## run.sh

```bash
#!/bin/bash
# the make line also repeats each setting of config.mk as NAME=value (left out here)
make -C /OpenROAD-flow-scripts/flow DESIGN_CONFIG=/design/flow/config.mk WORK_HOME=/design/flow/orfs CLKGATE_MAP_FILE= finish
```

## config.mk

```make
export PLATFORM = sky130hd
export DESIGN_NAME = SHA256
export DESIGN_NICKNAME = SHA256
export VERILOG_FILES = /design/flow/design.v
export SDC_FILE = /design/flow/constraint.sdc
export NUM_CORES = 4
export LEC_CHECK = 0
export CAP_MARGIN = 5
export CELL_PAD_IN_SITES_GLOBAL_PLACEMENT = 1
export CORE_ASPECT_RATIO = 0.92
export CORE_MARGIN = 2
export CORE_UTILIZATION = 32
export CTS_CLUSTER_DIAMETER = 331
export GPL_ROUTABILITY_DRIVEN = 1
export GPL_TIMING_DRIVEN = 1
export MAX_ROUTING_LAYER = met5
export PLACE_DENSITY_LB_ADDON = 0.13
export SETUP_SLACK_MARGIN = -0.01
export SLEW_MARGIN = 25
```

## constraint.sdc

```tcl
create_clock -name core_clock -period 4.67 [get_ports {clk}]
set_input_delay 0.9340 -clock core_clock [delete_from_list [all_inputs] [get_ports {clk}]]
set_output_delay 0.9340 -clock core_clock [all_outputs]
set_load 0.01 [all_outputs]
```

## design.v

```verilog
`timescale 1ns / 1ps
module SHA256(
clk,
rst_n,
valid_in,
valid_out,
message,
Hash_result);
input clk, rst_n, valid_in;
input [439:0] message;
output reg valid_out;
output reg [255:0] Hash_result;
reg [1:0] next_state,state;
reg [6:0] count;
reg [31:0] a_temp, b_temp, c_temp, d_temp, e_temp, f_temp, g_temp, h_temp;
reg [31:0] k;
reg [511:0] chunk;
reg [31:0] mreg_0, mreg_1, mreg_2, mreg_3, mreg_4, mreg_5, mreg_6, mreg_7, mreg_8, mreg_9, mreg_10, mreg_11, mreg_12, mreg_13, mreg_14, mreg_15;
wire [31:0] sigma_0, sigma_1, cap_sigma_0, cap_sigma_1, maj, ch;
parameter H0 = 32'h6a09e667;
parameter H1 = 32'hbb67ae85;
parameter H2 = 32'h3c6ef372;
parameter H3 = 32'ha54ff53a;
parameter H5 = 32'h9b05688c;
parameter H4 = 32'h510e527f;
parameter H6 = 32'h1f83d9ab;
parameter H7 = 32'h5be0cd19;
parameter K0 = 32'h428a2f98;
parameter K1 = 32'h71374491;
parameter K2 = 32'hb5c0fbcf;
parameter K3 = 32'he9b5dba5;
parameter K4 = 32'h3956c25b;
parameter K5 = 32'h59f111f1;
parameter K6 = 32'h923f82a4;
parameter K7 = 32'hab1c5ed5;
parameter K8 = 32'hd807aa98;
parameter K9 = 32'h12835b01;
parameter K10 = 32'h243185be;
parameter K11 = 32'h550c7dc3;
parameter K12 = 32'h72be5d74;
parameter K13 = 32'h80deb1fe;
parameter K14 = 32'h9bdc06a7;
parameter K15 = 32'hc19bf174;
parameter K16 = 32'he49b69c1;
parameter K17 = 32'hefbe4786;
parameter K18 = 32'h0fc19dc6;
parameter K19 = 32'h240ca1cc;
parameter K20 = 32'h2de92c6f;
parameter K21 = 32'h4a7484aa;
parameter K22 = 32'h5cb0a9dc;
parameter K23 = 32'h76f988da;
parameter K24 = 32'h983e5152;
parameter K25 = 32'ha831c66d;
parameter K26 = 32'hb00327c8;
parameter K27 = 32'hbf597fc7;
parameter K28 = 32'hc6e00bf3;
parameter K29 = 32'hd5a79147;
parameter K30 = 32'h06ca6351;
parameter K31 = 32'h14292967;
parameter K32 = 32'h27b70a85;
parameter K33 = 32'h2e1b2138;
parameter K34 = 32'h4d2c6dfc;
parameter K35 = 32'h53380d13;
parameter K36 = 32'h650a7354;
parameter K37 = 32'h766a0abb;
parameter K38 = 32'h81c2c92e;
parameter K39 = 32'h92722c85;
parameter K40 = 32'ha2bfe8a1;
parameter K41 = 32'ha81a664b;
parameter K42 = 32'hc24b8b70;
parameter K43 = 32'hc76c51a3;
parameter K44 = 32'hd192e819;
parameter K45 = 32'hd6990624;
parameter K46 = 32'hf40e3585;
parameter K47 = 32'h106aa070;
parameter K48 = 32'h19a4c116;
parameter K49 = 32'h1e376c08;
parameter K50 = 32'h2748774c;
parameter K51 = 32'h34b0bcb5;
parameter K52 = 32'h391c0cb3;
parameter K53 = 32'h4ed8aa4a;
parameter K54 = 32'h5b9cca4f;
parameter K55 = 32'h682e6ff3;
parameter K56 = 32'h748f82ee;
parameter K57 = 32'h78a5636f;
parameter K58 = 32'h84c87814;
parameter K59 = 32'h8cc70208;
parameter K60 = 32'h90befffa;
parameter K61 = 32'ha4506ceb;
parameter K62 = 32'hbef9a3f7;
parameter K63 = 32'hc67178f2;
parameter PADDING = 'd0;
parameter COMPUTE = 'd1;
parameter IDLE = 'd2;
always@(next_state)begin   
	case(next_state)
		IDLE:  state = IDLE;
		COMPUTE:  state = COMPUTE;
		default:  state = IDLE;
	endcase
end
always@(posedge clk or negedge rst_n)begin
	if(!rst_n)begin
		next_state <= IDLE;
	end
	else begin
		if(next_state == IDLE && valid_in)begin
			next_state <= COMPUTE;
		end
      	else if(next_state == COMPUTE && count == 'd64)begin
			next_state <= IDLE;
		end
		else begin
			next_state <= next_state;
		end
	end
end
assign sigma_0 = ({a_temp[1:0], a_temp[31:2]}) ^ ({a_temp[12:0], a_temp[31:13]}) ^ ({a_temp[21:0], a_temp[31:22]});
assign sigma_1 = ({e_temp[5:0], e_temp[31:6]}) ^ ({e_temp[10:0], e_temp[31:11]}) ^ ({e_temp[24:0], e_temp[31:25]});
assign maj = (a_temp & b_temp) ^ (a_temp & c_temp) ^ (b_temp & c_temp);
assign ch = (e_temp & f_temp) ^ (~e_temp & g_temp);
assign cap_sigma_0 = {mreg_1[6:0], mreg_1[31:7]} ^ {mreg_1[17:0], mreg_1[31:18]} ^ (mreg_1[31:0] >> 2'b11) ;
  assign cap_sigma_1 = {mreg_14[16:0], mreg_14[31:17]} ^ {mreg_14[18:0], mreg_14[31:19]} ^ (mreg_14[31:0] >> 4'b1010);
always@(posedge clk or negedge rst_n)begin		 
	if(!rst_n)begin
		count <= 'd0;
	end
	else begin
		if(state == COMPUTE)begin
			count <= count + 'd1;
		end
		else begin
			count <= 0;
		end
	end
end
always@(posedge clk or negedge rst_n)begin		 
	if(!rst_n)begin
		chunk <= 'd0;
	end
	else begin
		if(state == IDLE && valid_in)begin
          chunk <= {message[408:0], {8'b10000000}, {55'b0,9'b110111000}, {32'b0}};
		end
		else if(state == IDLE)begin
			chunk <= chunk;
		end
		else begin
			chunk <= chunk << 'd32;
		end
	end
end
always@(posedge clk or negedge rst_n)begin		 
	if(!rst_n)begin
		a_temp <= 'd0;
		b_temp <= 'd0;
		c_temp <= 'd0;
		d_temp <= 'd0;
		e_temp <= 'd0;
		f_temp <= 'd0;
		g_temp <= 'd0;
		h_temp <= 'd0;
	end
	else begin
		if(state == IDLE)begin
			a_temp <= H0;
			b_temp <= H1;
			c_temp <= H2;
			d_temp <= H3;
			e_temp <= H4;
			f_temp <= H5;
			g_temp <= H6;
			h_temp <= H7;
		end
		else if(state == COMPUTE)begin
			a_temp <= h_temp + sigma_1 + ch + k + mreg_15 + sigma_0 + maj; 	 
			b_temp <= a_temp;
			c_temp <= b_temp;
			d_temp <= c_temp;
			e_temp <= d_temp + h_temp + sigma_1 + ch + k + mreg_15;		 
			f_temp <= e_temp;
			g_temp <= f_temp;
			h_temp <= g_temp;
		end
		else begin
			a_temp <= a_temp;
			b_temp <= b_temp;
			c_temp <= c_temp;
			d_temp <= d_temp;
			e_temp <= e_temp;
			f_temp <= f_temp;
			g_temp <= g_temp;
			h_temp <= h_temp;
		end
	end
end
always@(*)begin		 
	case(count)
		0: k = K0;
		1: k = K1;
		2: k = K2;
		3: k = K3;
		4: k = K4;
		5: k = K5;
		6: k = K6;
		7: k = K7;
		8: k = K8;
		9: k = K9;
		10: k = K10;
		11: k = K11;
		12: k = K12;
		13: k = K13;
		14: k = K14;
		15: k = K15;
		16: k = K16;
		17: k = K17;
		18: k = K18;
		19: k = K19;
		20: k = K20;
		21: k = K21;
		22: k = K22;
		23: k = K23;
		24: k = K24;
		25: k = K25;
		26: k = K26;
		27: k = K27;
		28: k = K28;
		29: k = K29;
		30: k = K30;
		31: k = K31;
		32: k = K32;
		33: k = K33;
		34: k = K34;
		35: k = K35;
		36: k = K36;
		37: k = K37;
		38: k = K38;
		39: k = K39;
		40: k = K40;
		41: k = K41;
		42: k = K42;
		43: k = K43;
		44: k = K44;
		45: k = K45;
		46: k = K46;
		47: k = K47;
		48: k = K48;
		49: k = K49;
		50: k = K50;
		51: k = K51;
		52: k = K52;
		53: k = K53;
		54: k = K54;
		55: k = K55;
		56: k = K56;
		57: k = K57;
		58: k = K58;
		59: k = K59;
		60: k = K60;
		61: k = K61;
		62: k = K62;
		63: k = K63;
		default: k = 32'd0;
	endcase
end
always@(posedge clk or negedge rst_n)begin		 
	if(!rst_n)begin
      	valid_out <= 'd0;
		Hash_result <= 'd0;
	end
	else begin
      if(state == COMPUTE && count == 'd64)begin
          	valid_out <= 'd1;
			Hash_result <= {H0 + a_temp, H1 + b_temp, H2 + c_temp, H3 + d_temp, H4 + e_temp, H5 + f_temp, H6 + g_temp, H7 + h_temp};
        end
      	else begin
          	valid_out <= 'd0;
			Hash_result <= 'd0;
        end
	end
end
always@(posedge clk or negedge rst_n)begin		 
	if(!rst_n)begin
		mreg_15 <= 'd0;
		mreg_14 <= 'd0;
		mreg_13 <= 'd0;
		mreg_12 <= 'd0;
		mreg_11 <= 'd0;
		mreg_10 <= 'd0;
		mreg_9 <= 'd0;
		mreg_8 <= 'd0;
		mreg_7 <= 'd0;
		mreg_6 <= 'd0;
		mreg_5 <= 'd0;
		mreg_4 <= 'd0;
		mreg_3 <= 'd0;
		mreg_2 <= 'd0;
		mreg_1 <= 'd0;
		mreg_0 <= 'd0;
	end
	else begin
      if(state== IDLE  && valid_in)begin
        mreg_15 <= message[439:408];
			mreg_14 <= mreg_15;
			mreg_13 <= mreg_14;
			mreg_12 <= mreg_13;
			mreg_11 <= mreg_12;
			mreg_10 <= mreg_11;
			mreg_9 <= mreg_10;
			mreg_8 <= mreg_9;
			mreg_7 <= mreg_8;
			mreg_6 <= mreg_7;
			mreg_5 <= mreg_6;
			mreg_4 <= mreg_5;
			mreg_3 <= mreg_4;
			mreg_2 <= mreg_3;
			mreg_1 <= mreg_2;
			mreg_0 <= mreg_1;
		end
      else if((count < 15 && state == COMPUTE))begin
			mreg_15 <= chunk[511:480];
			mreg_14 <= mreg_15;
			mreg_13 <= mreg_14;
			mreg_12 <= mreg_13;
			mreg_11 <= mreg_12;
			mreg_10 <= mreg_11;
			mreg_9 <= mreg_10;
			mreg_8 <= mreg_9;
			mreg_7 <= mreg_8;
			mreg_6 <= mreg_7;
			mreg_5 <= mreg_6;
			mreg_4 <= mreg_5;
			mreg_3 <= mreg_4;
			mreg_2 <= mreg_3;
			mreg_1 <= mreg_2;
			mreg_0 <= mreg_1;
		end
      else if(count >= 15 && state == COMPUTE)begin
			mreg_15 <= (mreg_0 + cap_sigma_0 + mreg_9 + cap_sigma_1);
			mreg_14 <= mreg_15;
			mreg_13 <= mreg_14;
			mreg_12 <= mreg_13;
			mreg_11 <= mreg_12;
			mreg_10 <= mreg_11;
			mreg_9 <= mreg_10;
			mreg_8 <= mreg_9;
			mreg_7 <= mreg_8;
			mreg_6 <= mreg_7;
			mreg_5 <= mreg_6;
			mreg_4 <= mreg_5;
			mreg_3 <= mreg_4;
			mreg_2 <= mreg_3;
			mreg_1 <= mreg_2;
			mreg_0 <= mreg_1;
		end
		else begin
			mreg_15 <= mreg_15;
			mreg_14 <= mreg_14;
			mreg_13 <= mreg_13;
			mreg_12 <= mreg_12;
			mreg_11 <= mreg_11;
			mreg_10 <= mreg_10;
			mreg_9 <= mreg_9;
			mreg_8 <= mreg_8;
			mreg_7 <= mreg_7;
			mreg_6 <= mreg_6;
			mreg_5 <= mreg_5;
			mreg_4 <= mreg_4;
			mreg_3 <= mreg_3;
			mreg_2 <= mreg_2;
			mreg_1 <= mreg_1;
			mreg_0 <= mreg_0;
		end
	end
end
endmodule
```

==> run summary, run 1 <==
Status -> failed layout checks
Fail Reasons -> setup timing
FP Rows -> 172
Clock transition at the registers of the reported paths -> 0.06 ns
Main logic family after synthesis -> simple AND/OR/NAND/NOR gates
Clk ins delay skew pair -> 0.84 ns
Pre-Repair DR Iteration Count -> 5
Number of global-route vias before repair -> 63500
FA/HA/MAJ Cells, Area Fraction -> 11.2%
Cell Area, Synth -> 76900 um2
Min Clock Period, post-route -> 6.27 ns
CP Buf/Inv Count -> 3
Critical Path Sink -> a_temp[27]
Final ANT Viol Nets -> 0
Synth Flop Type -> dfrtp_1
Most frequent cells after synthesis -> 1847 x nand2_1, 1445 x dfrtp_1, 667 x o21ai_0
GRT Residual Overflow -> 0
First-pass GRT wire length -> 473000 um
Die X -> 515 um
DRT Wirelength -> 334000 um
Reg2Reg Launch Point -> count[0]
Post-synth top area cell -> dfrtp_1
Floorplan Utilization -> 32.2%
GRT Total Usage -> 27.1%
Worst slack at placement -> -2.02 ns
Max incr delay on CP -> 0.58 ns
Fin cells -> 12800
CTS sink count -> 1446
Worst min-delay path category -> in -> async
Leading cell type by number of instances after synthesis -> nand2_1
CTS buffer count -> 168
Worst path slowest cell -> or4_4
Placed Cells incl. Taps -> 12400
Yosys warns -> 1
CP max FO -> 6
Nets at Floorplan -> 8915
Cells along the critical path -> clkinv_8 -> ha_4 -> buf_6 -> nand2_4 -> nand3_2 -> o21ai_1 -> o211a_1 -> or4_4 -> fa_2 -> fa_1 -> fa_2 -> inv_2 -> ha_4 -> ha_4 -> fa_2 -> a21oi_4 -> o22ai_4 -> o21ai_4 -> a2111o_1 -> nand3_2 -> a31o_4 -> a21oi_2 -> xor2_1 -> nand2_1
WL/cell -> 26.1 um
I/O pin total -> 700
Worst slew margin -> 31.2%
CP endpoint kind -> flop
CP delay by family, top -> adder cells
Post-synthesis cell count from yosys -> 8011
Worst slew pin tran -> 1.03 ns
Initial antenna violation count -> 71
WP depth -> 24
Asr flop ratio synth -> 100%
R2R Setup Slk -> -1.60 ns
Gp weighted congestion -> 0.936
Clock root cell -> clkbuf_16
Buffers on Ports -> 699
Total die size -> 244000 um2
CP Class -> reg -> reg
Synth Area per Inst -> 9.60 um2
Period utilisation layout -> 134%
Setup ws final -> -1.60 ns
Setup Skew -> 0.0704 ns
Cells after Synth -> 8011
Post-synthesis mux area share -> 6.18%
CTS tree -> done
Initial drt markers -> 5343
Slew Viols, Final -> 0
Main area contributors -> dfrtp_1 47%, nand2_1 9.0%, fa_1 8.8%, mux2i_1 5.9%, o21ai_0 4.3%
Sequential share of the synthesized area -> 47.1%
DRC -> 0
Worst Setup SP -> count[0]
Setup violators final -> 58
Total number of vias -> 62400
Yosys aoi share -> 9.29%
Max Cap Viol -> 0
Crit path launch type -> flop
Clk buf depth -> 3
Area reported by Yosys stat -> 76900 um2
RSZ-0062 raised after global routing -> true
H-Tree Depth -> 4
Core Region -> 239000 um2
Top-area cell share -> 47.0%
Largest net degree at the start of global routing -> 254
FILL cells -> 23300
Max Clk Rate -> 159 MHz
CTS hold repair buffers -> 0
Detailed Place HPWL -> 265000 um
Final #Nets -> 10400
Final Hold Fails -> 0
P&R area growth vs syn -> 34.2%
Die y size -> 474 um
XORs/XNORs by Area -> 5.68%
Synth Area in Simple Gates -> 15.3%
Vias per cell -> 4.87
Synth flops -> 1446
Reg2Reg Depth -> 24
Crit path arrival time -> 6.91 ns
Log Warnings -> 92
Post-synth EDFFs -> 0
FF-to-FF End -> a_temp[27]
Worst EP required -> 5.31 ns
Post-synth cell types -> 75
-- cell type report --
type / count / area [um2] / area share, %
inverters: 599 / 2290 / 2.22
well taps: 3132 / 3920 / 3.80
clock buffers: 239 / 4830 / 4.68
multi-input cells: 5474 / 38400 / 37.2
diodes: 26 / 65.1 / 0.0631
flip-flops and latches: 1446 / 36200 / 35.1
clock inverters: 71 / 1040 / 1.01
repair buffers: 1826 / 16400 / 15.9
-- routing by layer --
layer / track usage [%] / routed length [um] / share of wire (%) / up-vias
met4: 6.75 / 8630 / 2.6 / 64
met2: 38.9 / 141000 / 42 / 1624
met3: 6.38 / 22600 / 6.7 / 409
met5: 0 / 417 / 0.12 / -
met1: 40.5 / 162000 / 49 / 31400
li1: - / - / - / 28800
-- timing repair --
action	in CTS	in global routing
pin swaps	105	117
resized	210	172
endpoints found under the setup margin	68	73
hold endpoints to repair	0	0
setup buffers	41	28
-- through the flow --
stage / util [%] / hold slack, ns / setup TNS, ns / instance area [um2]
2_1_floorplan: - / 0.437 / -32.53 / 77300
3_3_place_gp: 39.8 / 0.449 / -86.18 / 95100
3_5_place_dp: 39.8 / 0.455 / -84.18 / 95100
4_1_cts: 42.8 / 0.0550 / -64.66 / 102000
5_1_grt: 43.2 / 0.0606 / -75.30 / 103000
6_report: 43.2 / 0.0649 / -64.90 / 103000
==> run 2: changes to the inputs <==
CAP_MARGIN = 15   (was 5)
CELL_PAD_IN_SITES_GLOBAL_PLACEMENT = 0   (was 1)
CORE_ASPECT_RATIO = not set   (was 0.92)
CORE_MARGIN = 4   (was 2)
CORE_UTILIZATION = 49   (was 32)
CTS_CLUSTER_DIAMETER = not set   (was 331)
CTS_CLUSTER_SIZE = 44   (was not set)
GPL_ROUTABILITY_DRIVEN = not set   (was 1)
GPL_TIMING_DRIVEN = 0   (was 1)
HOLD_SLACK_MARGIN = -0.04   (was not set)
MAX_ROUTING_LAYER = not set   (was met5)
PLACE_DENSITY_LB_ADDON = 0.25   (was 0.13)
SETUP_SLACK_MARGIN = 1.48   (was -0.01)
SLEW_MARGIN = 20   (was 25)
TNS_END_PERCENT = 40   (was not set)
clock period = 10.2 ns   (was 4.67 ns; I/O delays follow)
==> run summary, run 2 <==
Sequential share of the synthesized area -> 47.1%
Clk buf depth -> 3
XORs/XNORs by Area -> 5.68%
Clk ins delay skew pair -> 0.84 ns
Sum Neg Setup Slack -> 0 ns
WP depth -> 25
Largest net degree at the start of global routing -> 152
Period utilisation layout -> 83.3%
GRT Residual Overflow -> 0
Log Warnings -> 80
Worst path slowest cell -> a2111oi_0
Critical Path Sink -> a_temp[27]
Crit path launch type -> flop
Hold depth -> 2
Max incr delay on CP -> 0.77 ns
Total number of vias -> 62900
DP Area -> 86800 um2
Setup Skew -> 0.0723 ns
Final Hold Fails -> 0
Clock root cell -> clkbuf_16
Reg2Reg Depth -> 25
CP Class -> reg -> reg
Main area contributors -> dfrtp_1 47%, nand2_1 9.0%, fa_1 8.8%, mux2i_1 5.9%, o21ai_0 4.3%
WL/cell -> 28.3 um
Nets at Floorplan -> 8915
Top-area cell share -> 47.0%
Reg2Reg Launch Point -> count[0]
Final #Nets -> 9786
CTS hold repair buffers -> 0
Most frequent cells after synthesis -> 1847 x nand2_1, 1445 x dfrtp_1, 667 x o21ai_0
Synth flops -> 1446
Post-synth top area cell -> dfrtp_1
Slew Viols, Final -> 0
Crit path arrival time -> 9.13 ns
DRC -> 0
CP delay by family, top -> AND-OR/OR-AND gates
Buffers on Ports -> 698
Detailed Place HPWL -> 255000 um
Clock transition at the registers of the reported paths -> 0.06 ns
Min-delay src -> mreg_5[31]
Yosys warns -> 1
Hold_ws -> 0.447 ns
Core Region -> 156000 um2
CTS buffer count -> 159
Setup violators final -> 0
Synth Flop Type -> dfrtp_1
Setup ws final -> 1.70 ns
Gp weighted congestion -> 1.03
CP max FO -> 14
Placed Cells incl. Taps -> 10800
Post-synthesis mux area share -> 6.18%
Fin cells -> 11100
Post-synthesis cell count from yosys -> 8011
CTS sink count -> 1446
FA/HA/MAJ Cells, Area Fraction -> 11.2%
CTS tree -> done
Status -> finished clean
Floorplan Utilization -> 49.3%
Synth Area in Simple Gates -> 15.3%
Yosys aoi share -> 9.29%
Post-synth cell types -> 75
RSZ-0062 raised after global routing -> false
Leading cell type by number of instances after synthesis -> nand2_1
Worst slew pin tran -> 1.27 ns
Final instance area -> 92400 um2
Post-synth EDFFs -> 0
First-pass GRT wire length -> 448000 um
Vias per cell -> 5.66
Number of global-route vias before repair -> 62300
Synth Area per Inst -> 9.60 um2
CP endpoint kind -> flop
R2R Setup Slk -> 1.70 ns
Asr flop ratio synth -> 100%
Initial drt markers -> 7221
Worst min-delay path category -> reg -> reg
Final ANT Viol Nets -> 0
Cell Area, Synth -> 76900 um2
Worst slack at placement -> 0.745 ns
GRT Total Usage -> 38.3%
Total die size -> 163000 um2
FF-to-FF End -> a_temp[27]
Max Clk Rate -> 118 MHz
Area reported by Yosys stat -> 76900 um2
P&R area growth vs syn -> 20.2%
Hold path endpoint -> mreg_4[31]
FILL cells -> 13500
Initial antenna violation count -> 119
Main logic family after synthesis -> simple AND/OR/NAND/NOR gates
H-Tree Depth -> 4
Die y size -> 404 um
I/O pin total -> 700
CP Buf/Inv Count -> 6
FP Rows -> 145
Worst EP required -> 10.83 ns
DRT Wirelength -> 315000 um
Die X -> 404 um
Cells after Synth -> 8011
Max Cap Viol -> 0
Worst Setup SP -> count[0]
Min Clock Period, post-route -> 8.50 ns
Pre-Repair DR Iteration Count -> 5
Worst slew margin -> 15.3%
## run 2: through the flow
step                utilization, %
global route                  59.2
detailed placement            55.6
CTS                           59.1
floorplan                        -
finish                        59.2
global placement              55.4
## run 2: routing by layer
metal	vias to the layer above	part of all wire [%]	global-route usage [%]
met2	3064	43	56.5
met4	44	5.4	18.2
li1	27600	-	-
met1	31500	42	53.7
met3	674	9.3	8.94
met5	-	0.11	0
## run 2: final cells by class
cell class / instances / area [um2] / area share, %
clock inverters: 53 / 860 / 0.930
plain buffers: 492 / 1880 / 2.03
flip-flops and latches: 1446 / 36200 / 39.2
repair buffers: 710 / 7300 / 7.90
well taps: 2058 / 2570 / 2.79
multi-input cells: 5474 / 36700 / 39.7
clock buffers: 224 / 4520 / 4.90
inverters: 599 / 2250 / 2.44
diodes: 64 / 160 / 0.173
## run 2: timing repair
action / 4_1_cts / 5_1_grt
setup buffers: 0 / 0
endpoints found under the setup margin: 18 / 15
cloned: 0 / 0
resized: 8 / 18
==> run 3: changes to the inputs <==
CAP_MARGIN = 5   (was 15)
CELL_PAD_IN_SITES_GLOBAL_PLACEMENT = not set   (was 0)
CORE_MARGIN = 2   (was 4)
CORE_UTILIZATION = 69   (was 49)
CTS_CLUSTER_SIZE = 56   (was 44)
GPL_TIMING_DRIVEN = not set   (was 0)
HOLD_SLACK_MARGIN = -0.08   (was -0.04)
PLACE_DENSITY_LB_ADDON = not set   (was 0.25)
SETUP_SLACK_MARGIN = -0.33   (was 1.48)
TNS_END_PERCENT = not set   (was 40)
clock period = 5.7 ns   (was 10.2 ns; I/O delays follow)
==> run summary, run 3 <==
Total die size -> 114000 um2
Leading cell type by number of instances after synthesis -> nand2_1
Synth Area per Inst -> 9.60 um2
FP Rows -> 122
Synth Area in Simple Gates -> 15.3%
GRT Total Usage -> 64.9%
Last stage -> global routing
Most frequent cells after synthesis -> 1847 x nand2_1, 1445 x dfrtp_1, 667 x o21ai_0
Floorplan Utilization -> 69.5%
Post-synth cell types -> 75
Detailed Place HPWL -> 220000 um
FA/HA/MAJ Cells, Area Fraction -> 11.2%
Sequential share of the synthesized area -> 47.1%
Core Region -> 111000 um2
Post-synth EDFFs -> 0
Buffers on Ports -> 699
Yosys aoi share -> 9.29%
Clk buf depth -> 3
Main logic family after synthesis -> simple AND/OR/NAND/NOR gates
Main area contributors -> dfrtp_1 47%, nand2_1 9.0%, fa_1 8.8%, mux2i_1 5.9%, o21ai_0 4.3%
Placed Cells incl. Taps -> 10300
Asr flop ratio synth -> 100%
XORs/XNORs by Area -> 5.68%
Error Message -> [ERROR GRT-0232] Routing congestion too high. Check the congestion heatmap in the GUI.
Die X -> 338 um
Post-synth top area cell -> dfrtp_1
Post-synthesis cell count from yosys -> 8011
Gp weighted congestion -> 1.07
Cells after Synth -> 8011
Top-area cell share -> 47.0%
Status -> aborted with a tool error
Clock root cell -> clkbuf_16
I/O pin total -> 700
Yosys warns -> 1
Cell Area, Synth -> 76900 um2
Synth flops -> 1446
Area reported by Yosys stat -> 76900 um2
Nets at Floorplan -> 8915
H-Tree Depth -> 4
Die y size -> 338 um
Synth Flop Type -> dfrtp_1
CTS buffer count -> 146
GRT Residual Overflow -> 21
Post-synthesis mux area share -> 6.18%
CTS hold repair buffers -> 0
CTS sink count -> 1446
==> run 3: metrics by stage <==
stage / worst slack (ns) / utilization (%) / hold slack (ns) / instance area, um2
after floorplan: -0.364 / - / 0.437 / 77000
after global placement: -0.874 / 79.9 / 0.448 / 88400
after detailed placement: -0.894 / 79.9 / 0.455 / 88400
after CTS: -0.417 / 85.0 / 0.397 / 94000
==> run 3: metal layers <==
layer  GRT usage [%]  GRT overflow
met2            84.8            14
met1            70.0             0
met4            58.5             7
met3            42.9             0
met5            7.57             0
==> run 3: timing repair <==
action,in CTS
gates resized,139
buffers inserted,26
pin swaps,55
endpoints found under the setup margin,39
==> run 4: changes to the inputs <==
CAP_MARGIN = 20   (was 5)
CORE_UTILIZATION = 40   (was 69)
CTS_CLUSTER_SIZE = not set   (was 56)
HOLD_SLACK_MARGIN = not set   (was -0.08)
SETUP_SLACK_MARGIN = not set   (was -0.33)
clock period = 7.27 ns   (was 5.7 ns; I/O delays follow)
==> run summary, run 4 <==
Final Hold Fails -> 0
Synth Area in Simple Gates -> 15.3%
First-pass GRT wire length -> 419000 um
Floorplan Utilization -> 40.3%
Sequential share of the synthesized area -> 47.1%
Reg2Reg Depth -> 25
Buffers on Ports -> 699
Critical Path Sink -> a_temp[30]
Clk ins delay skew pair -> 0.85 ns
Post-synthesis mux area share -> 6.18%
Worst EP required -> 8.02 ns
Main logic family after synthesis -> simple AND/OR/NAND/NOR gates
Crit-path most repeated cell -> fa_1
Reg2Reg Launch Point -> count[1]
Post-synth cell types -> 75
Max Clk Rate -> 144 MHz
Slew Viols, Final -> 0
Largest net degree at the start of global routing -> 240
CP Buf/Inv Count -> 6
Sum Neg Setup Slack -> 0 ns
Final #Nets -> 9504
Yosys warns -> 1
Hold_ws -> 0.457 ns
Hold depth -> 2
GRT Residual Overflow -> 0
Yosys aoi share -> 9.29%
Worst Setup SP -> count[1]
Asr flop ratio synth -> 100%
Synth Flop Type -> dfrtp_1
Final ANT Viol Nets -> 0
CP Class -> reg -> reg
Status -> finished clean
Post-CTS Setup Bufs -> 0
Nets at Floorplan -> 8915
Initial antenna violation count -> 66
Detailed Place HPWL -> 225000 um
Main area contributors -> dfrtp_1 47%, nand2_1 9.0%, fa_1 8.8%, mux2i_1 5.9%, o21ai_0 4.3%
FILL cells -> 17900
Die y size -> 442 um
DP Area -> 87200 um2
H-Tree Depth -> 4
Post-synth top area cell -> dfrtp_1
CP endpoint kind -> flop
Core Region -> 191000 um2
Top-area cell share -> 47.0%
Final instance area -> 92900 um2
Vias per cell -> 5.26
CTS hold repair buffers -> 0
Period utilisation layout -> 95.4%
DRT Wirelength -> 292000 um
Worst slew margin -> 13.3%
Leading cell type by number of instances after synthesis -> nand2_1
Min Clock Period, post-route -> 6.94 ns
Log Warnings -> 109
FP Rows -> 160
CTS tree -> done
WL/cell -> 25.9 um
Setup Skew -> 0.0653 ns
Most frequent cells after synthesis -> 1847 x nand2_1, 1445 x dfrtp_1, 667 x o21ai_0
Pre-Repair DR Iteration Count -> 6
Setup violators final -> 0
CTS sink count -> 1446
Initial drt markers -> 5792
Total die size -> 196000 um2
Max incr delay on CP -> 1.01 ns
Clock transition at the registers of the reported paths -> 0.07 ns
Total number of vias -> 59300
Synth flops -> 1446
Worst slew pin tran -> 1.30 ns
DRC -> 0
RSZ-0062 raised after global routing -> false
CTS buffer count -> 163
XORs/XNORs by Area -> 5.68%
Min-delay src -> mreg_13[6]
Synth Area per Inst -> 9.60 um2
Clock root cell -> clkbuf_16
CP delay by family, top -> adder cells
Area reported by Yosys stat -> 76900 um2
Cells after Synth -> 8011
FA/HA/MAJ Cells, Area Fraction -> 11.2%
Post-synthesis cell count from yosys -> 8011
Cell Area, Synth -> 76900 um2
Die X -> 442 um
Worst min-delay path category -> reg -> reg
R2R Setup Slk -> 0.33 ns
Number of global-route vias before repair -> 59100
Gp weighted congestion -> 0.962
Hold path endpoint -> mreg_12[6]
CP max FO -> 5
Clk buf depth -> 3
I/O pin total -> 700
Post-synth EDFFs -> 0
P&R area growth vs syn -> 20.8%
FF-to-FF End -> a_temp[30]
GRT Total Usage -> 29.5%
Crit path arrival time -> 7.69 ns
Worst path slowest cell -> a2111oi_1
Crit path launch type -> flop
WP depth -> 25
Max Cap Viol -> 0
-- run 4: final cells by class --
| class | count | area [um2] | area share (%) |
|---|---|---|---|
| Sequential cell | 1446 | 36200 | 39.0 |
| Clock buffer | 228 | 4660 | 5.01 |
| Antenna cell | 40 | 100 | 0.108 |
| Multi-Input combinational cell | 5474 | 36600 | 39.4 |
| Clock inverter | 69 | 858 | 0.924 |
| Tap cell | 2511 | 3140 | 3.38 |
| Inverter | 599 | 2250 | 2.42 |
| Timing Repair Buffer | 916 | 9030 | 9.73 |
-- run 4: repair_timing --
item	in CTS	in global routing
gates resized	0	1
endpoints found under the hold margin	0	0
endpoints found under the setup margin	0	4
-- run 4: per-stage QoR --
stage | util (%) | setup slack (ns) | std cells
final | 48.7 | 0.332 | 11300
after global routing | 48.7 | 0.0191 | 11300
after CTS | 48.7 | 0.313 | 11200
after detailed placement | 45.8 | 0.332 | 10900
after global placement | 45.8 | 0.269 | 10900
after floorplan | - | 0.501 | 8011
-- run 4: layer usage --
layer	GRT usage [%]	wire length [um]
met5	0	400
met4	10.1	10300
met3	6.45	19500
met2	47.0	138000
met1	39.6	124000
==> run 5: changes to the inputs <==
ABC_AREA = 1   (was not set)
CAP_MARGIN = 0   (was 20)
CORE_ASPECT_RATIO = 1.34   (was not set)
CORE_UTILIZATION = 72   (was 40)
CTS_CLUSTER_DIAMETER = 334   (was not set)
CTS_CLUSTER_SIZE = 99   (was not set)
PLACE_DENSITY = 0.39   (was not set)
SETUP_SLACK_MARGIN = -0.16   (was not set)
clock period = 3.92 ns   (was 7.27 ns; I/O delays follow)
==> run summary, run 5 <==
GRT Total Usage -> 68.7%
Status -> aborted with a tool error
Leading cell type by number of instances after synthesis -> nand2_1
Sequential share of the synthesized area -> 44.9%
Synth Area in Simple Gates -> 19.4%
Floorplan Utilization -> 72.3%
Die X -> 293 um
Detailed Place HPWL -> 253000 um
Synth Area per Inst -> 8.17 um2
DP Area -> 96700 um2
Area reported by Yosys stat -> 80500 um2
Top-area cell share -> 44.9%
Gp weighted congestion -> 1.39
CTS buffer count -> 18
Synth flops -> 1446
Cell Area, Synth -> 80500 um2
I/O pin total -> 700
Yosys warns -> 1
Post-synth top area cell -> dfrtp_1
Post-synthesis mux area share -> 0%
Total die size -> 115000 um2
FP Rows -> 142
Core Region -> 111000 um2
Most frequent cells after synthesis -> 2636 x nand2_1, 1612 x inv_1, 1445 x dfrtp_1
GRT Residual Overflow -> 215
Buffers on Ports -> 699
Main area contributors -> dfrtp_1 45%, nand2_1 12%, fa_1 8.4%, inv_1 7.5%, o21ai_0 4.5%
Post-synth cell types -> 57
Post-synth EDFFs -> 0
H-Tree Depth -> 1
Error Message -> [ERROR GRT-0116] Global routing finished with congestion. Check the congestion regions in the DRC Viewer.
Clk buf depth -> 3
Die y size -> 391 um
Yosys aoi share -> 12.2%
Cells after Synth -> 9864
Post-synthesis cell count from yosys -> 9864
Synth Flop Type -> dfrtp_1
Asr flop ratio synth -> 100%
FA/HA/MAJ Cells, Area Fraction -> 10.4%
Clock root cell -> clkbuf_16
Main logic family after synthesis -> simple AND/OR/NAND/NOR gates
Last stage -> global routing
CTS sink count -> 1446
Nets at Floorplan -> 10800
XORs/XNORs by Area -> 3.33%
run 5: through the flow:
step                      setup WS, ns  std cells  hold WS (ns)  utilization [%]  TNS (ns)
after floorplan                  -1.15       9864         0.426                -    -44.58
after global placement           -1.62      12600         0.442             86.8    -74.01
after detailed placement         -1.79      12600         0.449             86.8    -87.00
after CTS                        -1.43      12600         0.484             88.3    -69.83
run 5: repair_timing:
item,in CTS
pin swaps,66
setup endpoints to repair,73
hold buffers,1
buffers inserted,31
endpoints found under the hold margin,37
cloned,1
resized,246
run 5: per-layer routing:
metal | track usage, % | overflow
met1 | 68.0 | 0
met2 | 89.3 | 128
met3 | 48.3 | 0
met4 | 68.4 | 85
met5 | 27.7 | 2
==> run 6: changes to the inputs <==
ABC_AREA = not set   (was 1)
CAP_MARGIN = 5   (was 0)
CELL_PAD_IN_SITES_GLOBAL_PLACEMENT = 0   (was not set)
CORE_ASPECT_RATIO = not set   (was 1.34)
CORE_UTILIZATION = 70   (was 72)
CTS_CLUSTER_DIAMETER = 362   (was 334)
CTS_CLUSTER_SIZE = not set   (was 99)
HOLD_SLACK_MARGIN = -0.08   (was not set)
MAX_ROUTING_LAYER = met4   (was not set)
PLACE_DENSITY = not set   (was 0.39)
SETUP_SLACK_MARGIN = 1.37   (was -0.16)
TNS_END_PERCENT = 40   (was not set)
clock period = 5.3 ns   (was 3.92 ns; I/O delays follow)
==> run summary, run 6 <==
Gp weighted congestion -> 1.15
Post-synthesis mux area share -> 6.18%
CTS hold repair buffers -> 0
Top-area cell share -> 47.0%
Post-synth EDFFs -> 0
Die y size -> 335 um
Clock root cell -> clkbuf_16
Post-synth top area cell -> dfrtp_1
Total die size -> 113000 um2
Yosys aoi share -> 9.29%
CTS buffer count -> 146
Cells after Synth -> 8011
H-Tree Depth -> 4
Most frequent cells after synthesis -> 1847 x nand2_1, 1445 x dfrtp_1, 667 x o21ai_0
Asr flop ratio synth -> 100%
Buffers on Ports -> 699
Worst slack at placement -> -1.00 ns
Detailed Place HPWL -> 211000 um
Last stage -> global routing
Core Region -> 109000 um2
Area reported by Yosys stat -> 76900 um2
Main area contributors -> dfrtp_1 47%, nand2_1 9.0%, fa_1 8.8%, mux2i_1 5.9%, o21ai_0 4.3%
Synth Area in Simple Gates -> 15.3%
Post-synth cell types -> 75
Sequential share of the synthesized area -> 47.1%
Yosys warns -> 1
Synth Flop Type -> dfrtp_1
Floorplan Utilization -> 70.6%
Cell Area, Synth -> 76900 um2
FP Rows -> 121
FA/HA/MAJ Cells, Area Fraction -> 11.2%
Clk buf depth -> 3
Nets at Floorplan -> 8915
I/O pin total -> 700
Main logic family after synthesis -> simple AND/OR/NAND/NOR gates
Post-synthesis cell count from yosys -> 8011
XORs/XNORs by Area -> 5.68%
DP Area -> 89300 um2
Die X -> 335 um
Synth Area per Inst -> 9.60 um2
Leading cell type by number of instances after synthesis -> nand2_1
Synth flops -> 1446
Status -> aborted with a tool error
CTS sink count -> 1446
## run 6: through the flow
step | std cells
floorplan | 8011
global placement | 10300
detailed placement | 10300
CTS | 10600
## run 6: repair_timing
item                                   CTS
endpoints found under the hold margin    0
setup endpoints to repair               89
buffers inserted                        34
pin swaps                              178
gates resized                          271
==> run 7: changes to the inputs <==
CELL_PAD_IN_SITES_GLOBAL_PLACEMENT = not set   (was 0)
CORE_UTILIZATION = 67   (was 70)
CTS_CLUSTER_DIAMETER = not set   (was 362)
CTS_CLUSTER_SIZE = 56   (was not set)
MAX_ROUTING_LAYER = not set   (was met4)
SETUP_SLACK_MARGIN = -0.33   (was 1.37)
TNS_END_PERCENT = not set   (was 40)
clock period = 5.13 ns   (was 5.3 ns; I/O delays follow)
==> run summary, run 7 <==
FF-to-FF End -> a_temp[20]
Final ANT Viol Nets -> 0
CP endpoint kind -> flop
CTS buffer count -> 148
Post-synthesis mux area share -> 6.18%
Clk buf depth -> 3
Critical Path Sink -> a_temp[20]
Worst slew margin -> 7.62%
FA/HA/MAJ Cells, Area Fraction -> 11.2%
Cell Area, Synth -> 76900 um2
Slew Viols, Final -> 0
Yosys aoi share -> 9.29%
Reg2Reg Depth -> 27
Fail Reasons -> setup timing
Final Hold Fails -> 0
WP depth -> 27
CP max FO -> 4
Detailed Place HPWL -> 218000 um
Post-synth EDFFs -> 0
Period utilisation layout -> 122%
Min Clock Period, post-route -> 6.24 ns
Die y size -> 343 um
DP Area -> 89900 um2
Yosys warns -> 1
Max Clk Rate -> 160 MHz
FP Rows -> 124
XORs/XNORs by Area -> 5.68%
CP delay by family, top -> adder cells
WL/cell -> 31.2 um
R2R Setup Slk -> -1.11 ns
Max Cap Viol -> 0
Main area contributors -> dfrtp_1 47%, nand2_1 9.0%, fa_1 8.8%, mux2i_1 5.9%, o21ai_0 4.3%
Nets at Floorplan -> 8915
Reg2Reg Launch Point -> count[1]
CTS sink count -> 1446
H-Tree Depth -> 4
Initial antenna violation count -> 78
Worst path slowest cell -> or4_4
Floorplan Utilization -> 67.4%
Clk ins delay skew pair -> 0.84 ns
Clock transition at the registers of the reported paths -> 0.07 ns
Area reported by Yosys stat -> 76900 um2
Worst Setup SP -> count[1]
Asr flop ratio synth -> 100%
Worst EP required -> 5.76 ns
Worst slew pin tran -> 1.39 ns
Synth Flop Type -> dfrtp_1
Worst min-delay path category -> in -> async
RSZ-0062 raised after global routing -> true
Die X -> 343 um
Synth flops -> 1446
Status -> failed layout checks
Vias per cell -> 6.74
Top-area cell share -> 47.0%
Max incr delay on CP -> 0.57 ns
Final Core Density -> 85.1%
First-pass GRT wire length -> 470000 um
Initial drt markers -> 12900
Log Warnings -> 110
Placed Cells incl. Taps -> 10400
Synth Area in Simple Gates -> 15.3%
Total die size -> 117000 um2
I/O pin total -> 700
Final #Nets -> 10000
GRT Total Usage -> 55.2%
Post-synth top area cell -> dfrtp_1
Synth Area per Inst -> 9.60 um2
P&R area growth vs syn -> 26.3%
DRT Wirelength -> 339000 um
Fin cells -> 10800
Buffers on Ports -> 699
Post-synthesis cell count from yosys -> 8011
CP Buf/Inv Count -> 8
Clock root cell -> clkbuf_16
Setup Skew -> 0.0743 ns
Setup ws final -> -1.11 ns
Most frequent cells after synthesis -> 1847 x nand2_1, 1445 x dfrtp_1, 667 x o21ai_0
Pre-Repair DR Iteration Count -> 13
CP Class -> reg -> reg
Final instance area -> 97100 um2
Crit-path most repeated cell -> buf_6
DRC -> 0
Cells after Synth -> 8011
GRT Residual Overflow -> 0
Crit path launch type -> flop
Core Region -> 114000 um2
Main logic family after synthesis -> simple AND/OR/NAND/NOR gates
Largest net degree at the start of global routing -> 238
Crit path arrival time -> 6.87 ns
Number of global-route vias before repair -> 71700
Setup violators final -> 60
Post-synth cell types -> 75
CTS tree -> done
Gp weighted congestion -> 1.09
Leading cell type by number of instances after synthesis -> nand2_1
Sequential share of the synthesized area -> 47.1%
Total number of vias -> 73100
## run 7: repair_timing
action                                  4_1_cts  5_1_grt
setup buffers                                44       39
endpoints found under the setup margin       52       56
pin swaps                                    95       70
hold buffers                                  0        0
gates resized                               174      110
hold endpoints to repair                      0        0
## run 7: layout make-up
class | count | area, um2
Timing Repair Buffer | 1459 | 13300
Tap cell | 1512 | 1890
Sequential cell | 1446 | 36200
Antenna cell | 81 | 203
Clock buffer | 219 | 4500
Fill cell | 5298 | 16900
Multi-Input combinational cell | 5474 | 37900
Inverter | 599 | 2280
Clock inverter | 58 | 830
## run 7: per-stage QoR
| stage | TNS (ns) | hold WS, ns | worst slack [ns] |
|---|---|---|---|
| floorplan | -13.40 | 0.437 | -0.693 |
| global placement | -42.29 | 0.448 | -1.36 |
| detailed placement | -43.75 | 0.455 | -1.26 |
| CTS | -34.21 | 0.288 | -1.08 |
| global route | -52.01 | 0.308 | -1.42 |
| finish | -43.01 | 0.252 | -1.11 |
## run 7: layer usage
layer | share of wire, % | global-route usage (%) | up-vias
li1 | - | - | 28100
met1 | 32 | 68.0 | 34900
met2 | 41 | 78.1 | 7560
met3 | 16 | 20.7 | 2501
met4 | 11 | 43.9 | 38
met5 | 0.15 | 1.12 | -
==> run 8: changes to the inputs <==
CAP_MARGIN = 20   (was 5)
CTS_CLUSTER_SIZE = 40   (was 56)
HOLD_SLACK_MARGIN = not set   (was -0.08)
SETUP_SLACK_MARGIN = not set   (was -0.33)
clock period = 5.75 ns   (was 5.13 ns; I/O delays follow)
==> run summary, run 8 <==
Status -> aborted with a tool error
Last stage -> global routing
Most frequent cells after synthesis -> 1847 x nand2_1, 1445 x dfrtp_1, 667 x o21ai_0
Detailed Place HPWL -> 220000 um
Main logic family after synthesis -> simple AND/OR/NAND/NOR gates
Total die size -> 117000 um2
Floorplan Utilization -> 67.4%
Sequential share of the synthesized area -> 47.1%
I/O pin total -> 700
Asr flop ratio synth -> 100%
Cell Area, Synth -> 76900 um2
Leading cell type by number of instances after synthesis -> nand2_1
CTS buffer count -> 148
Nets at Floorplan -> 8915
CTS sink count -> 1446
FA/HA/MAJ Cells, Area Fraction -> 11.2%
Cells after Synth -> 8011
Post-synthesis cell count from yosys -> 8011
Clock root cell -> clkbuf_16
Post-synth cell types -> 75
H-Tree Depth -> 4
Synth Area in Simple Gates -> 15.3%
Die X -> 343 um
CTS hold repair buffers -> 0
Clk buf depth -> 3
Gp weighted congestion -> 1.06
Yosys warns -> 1
Synth Area per Inst -> 9.60 um2
Yosys aoi share -> 9.29%
Core Region -> 114000 um2
Top-area cell share -> 47.0%
Synth Flop Type -> dfrtp_1
Post-synth EDFFs -> 0
Post-synth top area cell -> dfrtp_1
Main area contributors -> dfrtp_1 47%, nand2_1 9.0%, fa_1 8.8%, mux2i_1 5.9%, o21ai_0 4.3%
Synth flops -> 1446
Post-synthesis mux area share -> 6.18%
Buffers on Ports -> 699
Die y size -> 343 um
FP Rows -> 124
XORs/XNORs by Area -> 5.68%
Area reported by Yosys stat -> 76900 um2
==> run 8: repair_timing <==
action | 4_1_cts
setup endpoints to repair | 43
pin swaps | 92
buffers inserted | 42
resized | 170
==> run 8: per-stage QoR <==
step,setup slack [ns],util [%],std cells,instance area [um2]
2_1_floorplan,-0.0879,-,8011,77100
3_3_place_gp,-0.629,77.7,10300,88600
3_5_place_dp,-0.672,77.7,10300,88600
4_1_cts,-0.507,83.0,10600,94700
==> run 9: changes to the inputs <==
CORE_UTILIZATION = 40   (was 67)
CTS_CLUSTER_SIZE = not set   (was 40)
SETUP_SLACK_MARGIN = 2.04   (was not set)
clock period = 8.2 ns   (was 5.75 ns; I/O delays follow)
==> run summary, run 9 <==
Status -> finished clean
FA/HA/MAJ Cells, Area Fraction -> 11.2%
H-Tree Depth -> 4
Area reported by Yosys stat -> 76900 um2
Initial drt markers -> 5784
Log Warnings -> 119
Worst Setup SP -> count[0]
CP delay by family, top -> adder cells
GRT Residual Overflow -> 0
CTS buffer count -> 162
Synth flops -> 1446
P&R area growth vs syn -> 22.0%
Max Clk Rate -> 157 MHz
Final #Nets -> 9507
Synth Area per Inst -> 9.60 um2
GRT met1 Usage -> 42.3%
Setup violators final -> 0
Min-delay src -> mreg_12[10]
CP max FO -> 7
DRC -> 0
Met2 Track Usage GR -> 45.3%
Worst path slowest cell -> fa_1
Slew Viols, Final -> 0
Clock root cell -> clkbuf_16
Reg2Reg Depth -> 25
Die y size -> 442 um
Worst min-delay path category -> reg -> reg
Most frequent cells after synthesis -> 1847 x nand2_1, 1445 x dfrtp_1, 667 x o21ai_0
CTS sink count -> 1446
Buffers on Ports -> 699
Final Hold Fails -> 0
Post-synth cell types -> 75
Total number of vias -> 59600
Die X -> 442 um
Top-area cell share -> 47.0%
Sequential share of the synthesized area -> 47.1%
Yosys aoi share -> 9.29%
Detailed Place HPWL -> 230000 um
Worst slew pin tran -> 1.30 ns
Synth Area in Simple Gates -> 15.3%
Post-synthesis mux area share -> 6.18%
Sum Neg Setup Slack -> 0 ns
Period utilisation layout -> 77.9%
Final Core Density -> 49.2%
Gp weighted congestion -> 1.01
Clock transition at the registers of the reported paths -> 0.06 ns
Post-synthesis cell count from yosys -> 8011
DRT Wirelength -> 300000 um
XORs/XNORs by Area -> 5.68%
Number of global-route vias before repair -> 59400
Initial antenna violation count -> 86
Reg2Reg Launch Point -> count[0]
Largest net degree at the start of global routing -> 253
GRT Total Usage -> 30.2%
WL/cell -> 26.6 um
Cell Area, Synth -> 76900 um2
CTS hold repair buffers -> 0
Floorplan Utilization -> 40.3%
Post-synth EDFFs -> 0
Max incr delay on CP -> 0.52 ns
CP Class -> reg -> reg
Setup Skew -> 0.0545 ns
CP Buf/Inv Count -> 6
Cells after Synth -> 8011
Main logic family after synthesis -> simple AND/OR/NAND/NOR gates
I/O pin total -> 700
FILL cells -> 17900
Leading cell type by number of instances after synthesis -> nand2_1
Vias per cell -> 5.28
Min Clock Period, post-route -> 6.39 ns
Total die size -> 196000 um2
R2R Setup Slk -> 1.81 ns
Main area contributors -> dfrtp_1 47%, nand2_1 9.0%, fa_1 8.8%, mux2i_1 5.9%, o21ai_0 4.3%
Max Cap Viol -> 0
Synth Flop Type -> dfrtp_1
Final ANT Viol Nets -> 0
Crit path arrival time -> 7.03 ns
FP Rows -> 160
Nets at Floorplan -> 8915
Clk ins delay skew pair -> 0.84 ns
Hold path endpoint -> mreg_11[10]
CTS tree -> done
Worst slew margin -> 12.6%
Crit path launch type -> flop
Critical Path Sink -> a_temp[30]
Clk buf depth -> 3
GRT Max-Usage Layer -> met2
CP endpoint kind -> flop
Pre-Repair DR Iteration Count -> 6
Grt met3 use -> 7.22%
FF-to-FF End -> a_temp[30]
RSZ-0062 raised after global routing -> true
Worst EP required -> 8.85 ns
Crit-path most repeated cell -> fa_1
First-pass GRT wire length -> 428000 um
WP depth -> 25
Core Region -> 191000 um2
Asr flop ratio synth -> 100%
Post-synth top area cell -> dfrtp_1
Hold depth -> 2
Yosys warns -> 1
==> run 9: timing repair <==
| action | CTS | global route |
|---|---|---|
| buffers inserted | 31 | 31 |
| resized | 102 | 108 |
| gates cloned | 2 | 0 |
| endpoints found under the setup margin | 40 | 34 |
| pin swaps | 30 | 51 |
==> run 9: final cells by class <==
type	count	area (um2)	share of cell area [%]
antenna	37	92.6	0.0988
clock buffer	230	4680	4.99
clock inverter	72	955	1.02
inverter	599	2270	2.42
multi-input combinational	5474	37400	39.8
sequential	1446	36200	38.6
tap	2511	3140	3.35
timing repair buffer	920	9060	9.66
==> run 9: layer usage <==
| metal | vias up | wire [um] |
|---|---|---|
| li1 | 27000 | - |
| met1 | 30000 | 132000 |
| met2 | 2027 | 134000 |
| met3 | 475 | 22700 |
| met4 | 44 | 12000 |
| met5 | - | 275 |
==> run 9: metrics by stage <==
| stage | hold WS [ns] | instances | setup WS, ns | cell area [um2] |
|---|---|---|---|---|
| 2_1_floorplan | 0.437 | 8011 | 2.04 | 76900 |
| 3_3_place_gp | 0.448 | 10900 | 1.22 | 86700 |
| 3_5_place_dp | 0.455 | 10900 | 1.27 | 86700 |
| 4_1_cts | 0.460 | 11200 | 1.89 | 93000 |
| 5_1_grt | 0.482 | 11300 | 1.63 | 93700 |
| 6_report | 0.455 | 11300 | 1.81 | 93800 |
==> run 10: changes to the inputs <==
ABC_AREA = 1   (was not set)
CAP_MARGIN = 35   (was 20)
CELL_PAD_IN_SITES_GLOBAL_PLACEMENT = 0   (was not set)
CORE_ASPECT_RATIO = 0.8   (was not set)
CORE_MARGIN = 4   (was 2)
CORE_UTILIZATION = 19   (was 40)
CTS_CLUSTER_SIZE = 44   (was not set)
GPL_ROUTABILITY_DRIVEN = 1   (was not set)
GPL_TIMING_DRIVEN = 1   (was not set)
MIN_ROUTING_LAYER = met2   (was not set)
PLACE_DENSITY_LB_ADDON = 0.12   (was not set)
SETUP_SLACK_MARGIN = 1.48   (was 2.04)
TNS_END_PERCENT = 95   (was not set)
clock period = 9.47 ns   (was 8.2 ns; I/O delays follow)
==> run summary, run 10 <==
Status -> finished clean
Cells after Synth -> 9864
Max Cap Viol -> 0
Clock transition at the registers of the reported paths -> 0.07 ns
Critical Path Sink -> a_temp[28]
Min Clock Period, post-route -> 7.65 ns
Cell Area, Synth -> 80500 um2
Synth Flop Type -> dfrtp_1
Total die size -> 434000 um2
Pre-Repair DR Iteration Count -> 14
Floorplan Utilization -> 19.1%
Worst Setup SP -> count[3]
Synth Area per Inst -> 8.17 um2
Clk buf depth -> 4
CTS sink count -> 1446
Max incr delay on CP -> 0.83 ns
Vias per cell -> 6.12
Fin cells -> 16600
Reg2Reg Depth -> 23
DRT Wirelength -> 514000 um
Leading cell type by number of instances after synthesis -> nand2_1
Core Region -> 422000 um2
Min-delay src -> mreg_5[19]
Die X -> 736 um
Reg2Reg Launch Point -> count[3]
Buffers on Ports -> 699
Nets at Floorplan -> 10800
Placed Cells incl. Taps -> 15900
Post-synthesis mux area share -> 0%
GRT Residual Overflow -> 0
Gp weighted congestion -> 1.01
Hold depth -> 2
Final Hold Fails -> 0
Crit path launch type -> flop
Post-synth cell types -> 57
Worst slew margin -> 18.2%
WL/cell -> 31.0 um
P&R area growth vs syn -> 27.4%
Post-CTS Setup Bufs -> 0
FF-to-FF End -> a_temp[28]
Main area contributors -> dfrtp_1 45%, nand2_1 12%, fa_1 8.4%, inv_1 7.5%, o21ai_0 4.5%
Largest net degree at the start of global routing -> 210
Hold_ws -> 0.427 ns
Sequential share of the synthesized area -> 44.9%
Worst path slowest cell -> nor3_2
RSZ-0062 raised after global routing -> false
CP max FO -> 22
Worst slew pin tran -> 1.22 ns
Main logic family after synthesis -> simple AND/OR/NAND/NOR gates
Log Warnings -> 127
Die y size -> 590 um
Crit path arrival time -> 8.43 ns
Initial antenna violation count -> 108
I/O pin total -> 700
CP Buf/Inv Count -> 8
CP Class -> reg -> reg
R2R Setup Slk -> 1.82 ns
Worst EP required -> 10.26 ns
H-Tree Depth -> 4
Post-synthesis cell count from yosys -> 9864
FP Rows -> 213
Total number of vias -> 102000
CTS buffer count -> 186
Hold path endpoint -> mreg_4[19]
XORs/XNORs by Area -> 3.33%
Synth Area in Simple Gates -> 19.4%
Max Clk Rate -> 131 MHz
Sum Neg Setup Slack -> 0 ns
CP endpoint kind -> flop
Yosys warns -> 1
DRC -> 0
Initial drt markers -> 12200
CP delay by family, top -> adder cells
Area reported by Yosys stat -> 80500 um2
Setup Skew -> 0.105 ns
FA/HA/MAJ Cells, Area Fraction -> 10.4%
Synth flops -> 1446
Final ANT Viol Nets -> 0
Post-synth top area cell -> dfrtp_1
Slew Viols, Final -> 0
Clk ins delay skew pair -> 1.00 ns
CTS tree -> done
Most frequent cells after synthesis -> 2636 x nand2_1, 1612 x inv_1, 1445 x dfrtp_1
Yosys aoi share -> 12.2%
Final #Nets -> 11500
FILL cells -> 46500
Cts repair resizes -> 0
GRT Total Usage -> 34.6%
Top-area cell share -> 44.9%
Worst min-delay path category -> reg -> reg
Post-synth EDFFs -> 0
Cells along the critical path -> inv_2 -> buf_4 -> nor2_1 -> o21ai_0 -> a21oi_1 -> nor3_2 -> inv_1 -> fa_1 -> fa_1 -> inv_1 -> fa_1 -> inv_1 -> fa_1 -> inv_1 -> ha_1 -> buf_4 -> nand2_1 -> o21ai_0 -> buf_4 -> a21oi_1 -> o21a_1 -> a21oi_1 -> nor2_1
Setup violators final -> 0
Number of global-route vias before repair -> 118000
Detailed Place HPWL -> 401000 um
Asr flop ratio synth -> 100%
Period utilisation layout -> 80.7%
CTS hold repair buffers -> 0
First-pass GRT wire length -> 680000 um
Clock root cell -> clkbuf_16
WP depth -> 23
-- run 10: layout make-up --
| class | count | area, um2 | area share (%) |
|---|---|---|---|
| multi-input cells | 6348 | 36600 | 35.6 |
| flip-flops and latches | 1446 | 36200 | 35.3 |
| repair buffers | 960 | 9630 | 9.38 |
| well taps | 5590 | 6990 | 6.81 |
| inverters | 1619 | 6090 | 5.94 |
| clock buffers | 256 | 5350 | 5.21 |
| clock inverters | 79 | 1060 | 1.03 |
| diodes | 306 | 766 | 0.746 |
-- run 10: through the flow --
stage / worst slack, ns / area (um2) / util [%]
5_1_grt: 1.61 / 102000 / 24.2
4_1_cts: 1.99 / 102000 / 24.1
3_3_place_gp: 1.34 / 94600 / 22.4
6_report: 1.82 / 103000 / 24.3
2_1_floorplan: 3.89 / 80500 / -
3_5_place_dp: 2.08 / 95200 / 22.6
-- run 10: routing by layer --
layer / routed length [um] / GRT usage, % / up-vias
li1: - / - / 32500
met1: 0 / - / 35100
met2: 229000 / 34.8 / 31900
met3: 257000 / 54.3 / 1868
met4: 19100 / 4.26 / 250
met5: 9290 / 23.6 / -
==> run 11: changes to the inputs <==
ABC_AREA = not set   (was 1)
CAP_MARGIN = 15   (was 35)
CELL_PAD_IN_SITES_DETAIL_PLACEMENT = 0   (was not set)
CELL_PAD_IN_SITES_GLOBAL_PLACEMENT = not set   (was 0)
CORE_ASPECT_RATIO = not set   (was 0.8)
CORE_MARGIN = 8   (was 4)
CORE_UTILIZATION = 25   (was 19)
CTS_CLUSTER_SIZE = not set   (was 44)
GPL_ROUTABILITY_DRIVEN = not set   (was 1)
GPL_TIMING_DRIVEN = not set   (was 1)
MIN_ROUTING_LAYER = met1   (was met2)
PLACE_DENSITY_LB_ADDON = 0.14   (was 0.12)
SETUP_SLACK_MARGIN = not set   (was 1.48)
TNS_END_PERCENT = not set   (was 95)
clock period = 13.2 ns   (was 9.47 ns; I/O delays follow)
==> run summary, run 11 <==
First-pass GRT wire length -> 464000 um
Clock transition at the registers of the reported paths -> 0.07 ns
Crit path launch type -> flop
RSZ-0062 raised after global routing -> false
Log Warnings -> 113
Min-delay src -> mreg_5[4]
Total number of vias -> 58200
DRC -> 0
Final Hold Fails -> 0
Floorplan Utilization -> 25.1%
Post-synthesis cell count from yosys -> 8011
Most frequent cells after synthesis -> 1847 x nand2_1, 1445 x dfrtp_1, 667 x o21ai_0
Period utilisation layout -> 64.6%
FP Rows -> 203
Synth Area per Inst -> 9.60 um2
Hold depth -> 2
Core Region -> 306000 um2
Final ANT Viol Nets -> 0
CP Class -> reg -> reg
CTS hold repair buffers -> 0
Initial drt markers -> 4377
Critical Path Sink -> a_temp[27]
Cells along the critical path -> buf_4 -> clkinv_1 -> ha_1 -> nor2_1 -> o21ai_0 -> a31o_2 -> o211ai_1 -> fa_1 -> fa_1 -> inv_1 -> fa_1 -> inv_1 -> fa_1 -> inv_1 -> ha_1 -> a2111oi_0 -> buf_4 -> a2111o_1 -> nand3_1 -> a31o_2 -> a21oi_1 -> xor2_1 -> nand2_1
CP endpoint kind -> flop
Main logic family after synthesis -> simple AND/OR/NAND/NOR gates
Nets at Floorplan -> 8915
Worst slew pin tran -> 1.24 ns
Total die size -> 326000 um2
Post-synth cell types -> 75
Crit-path most repeated cell -> fa_1
Initial antenna violation count -> 93
DRT Wirelength -> 328000 um
Sequential share of the synthesized area -> 47.1%
Largest net degree at the start of global routing -> 238
Min Clock Period, post-route -> 8.52 ns
Status -> finished clean
Max incr delay on CP -> 1.01 ns
Sum Neg Setup Slack -> 0 ns
WP depth -> 23
I/O pin total -> 700
CP delay by family, top -> adder cells
CP Buf/Inv Count -> 6
P&R area growth vs syn -> 22.4%
Main area contributors -> dfrtp_1 47%, nand2_1 9.0%, fa_1 8.8%, mux2i_1 5.9%, o21ai_0 4.3%
H-Tree Depth -> 4
Synth Area in Simple Gates -> 15.3%
XORs/XNORs by Area -> 5.68%
Reg2Reg Launch Point -> count[0]
Worst slew margin -> 16.8%
Clock root cell -> clkbuf_16
CTS buffer count -> 184
Buffers on Ports -> 699
Pre-Repair DR Iteration Count -> 5
R2R Setup Slk -> 4.68 ns
Leading cell type by number of instances after synthesis -> nand2_1
Cts repair resizes -> 0
Cell Area, Synth -> 76900 um2
Worst EP required -> 13.87 ns
Detailed Place HPWL -> 252000 um
GRT Total Usage -> 19.7%
CTS sink count -> 1446
Max Clk Rate -> 117 MHz
Die y size -> 571 um
Post-CTS Setup Bufs -> 0
Top-area cell share -> 47.0%
Gp weighted congestion -> 0.864
Worst min-delay path category -> reg -> reg
Area reported by Yosys stat -> 76900 um2
Reg2Reg Depth -> 23
Yosys aoi share -> 9.29%
CTS tree -> done
FA/HA/MAJ Cells, Area Fraction -> 11.2%
Cells after Synth -> 8011
Crit path arrival time -> 9.19 ns
WL/cell -> 25.7 um
Die X -> 571 um
Setup violators final -> 0
Clk buf depth -> 4
Post-synth EDFFs -> 0
Final #Nets -> 9409
Final Core Density -> 30.8%
Clk ins delay skew pair -> 0.88 ns
Number of global-route vias before repair -> 60300
FF-to-FF End -> a_temp[27]
Asr flop ratio synth -> 100%
Post-synthesis mux area share -> 6.18%
Post-synth top area cell -> dfrtp_1
CP max FO -> 22
Synth Flop Type -> dfrtp_1
Yosys warns -> 1
Synth flops -> 1446
GRT Residual Overflow -> 0
Max Cap Viol -> 0
Vias per cell -> 4.56
Setup Skew -> 0.0684 ns
Hold path endpoint -> mreg_4[4]
Worst path slowest cell -> a2111oi_0
Worst Setup SP -> count[0]
Slew Viols, Final -> 0
[run 11: cell type report]
type / count / area [um2]
repair buffers: 800 / 7960
multi-input cells: 5474 / 36600
inverters: 599 / 2250
clock buffers: 265 / 5290
diodes: 29 / 72.6
clock inverters: 56 / 597
well taps: 4100 / 5130
flip-flops and latches: 1446 / 36200
fillers: 32000 / 212000
[run 11: routing by layer]
metal | global-route usage (%) | share of wire [%] | vias to the layer above
li1 | - | - | 26800
met1 | 26.3 | 44 | 29500
met2 | 32.1 | 47 | 1371
met3 | 4.93 | 6.2 | 416
met4 | 4.52 | 2.6 | 110
met5 | 0 | 0.21 | -
[run 11: through the flow]
stage	setup slack, ns	instances	instance area (um2)	hold WS (ns)
2_1_floorplan	6.43	8011	76900	0.437
6_report	4.68	12800	94100	0.451
3_3_place_gp	5.12	12400	88100	0.448
4_1_cts	4.93	12700	94000	0.447
5_1_grt	4.48	12700	94100	0.477
3_5_place_dp	5.05	12400	88100	0.455
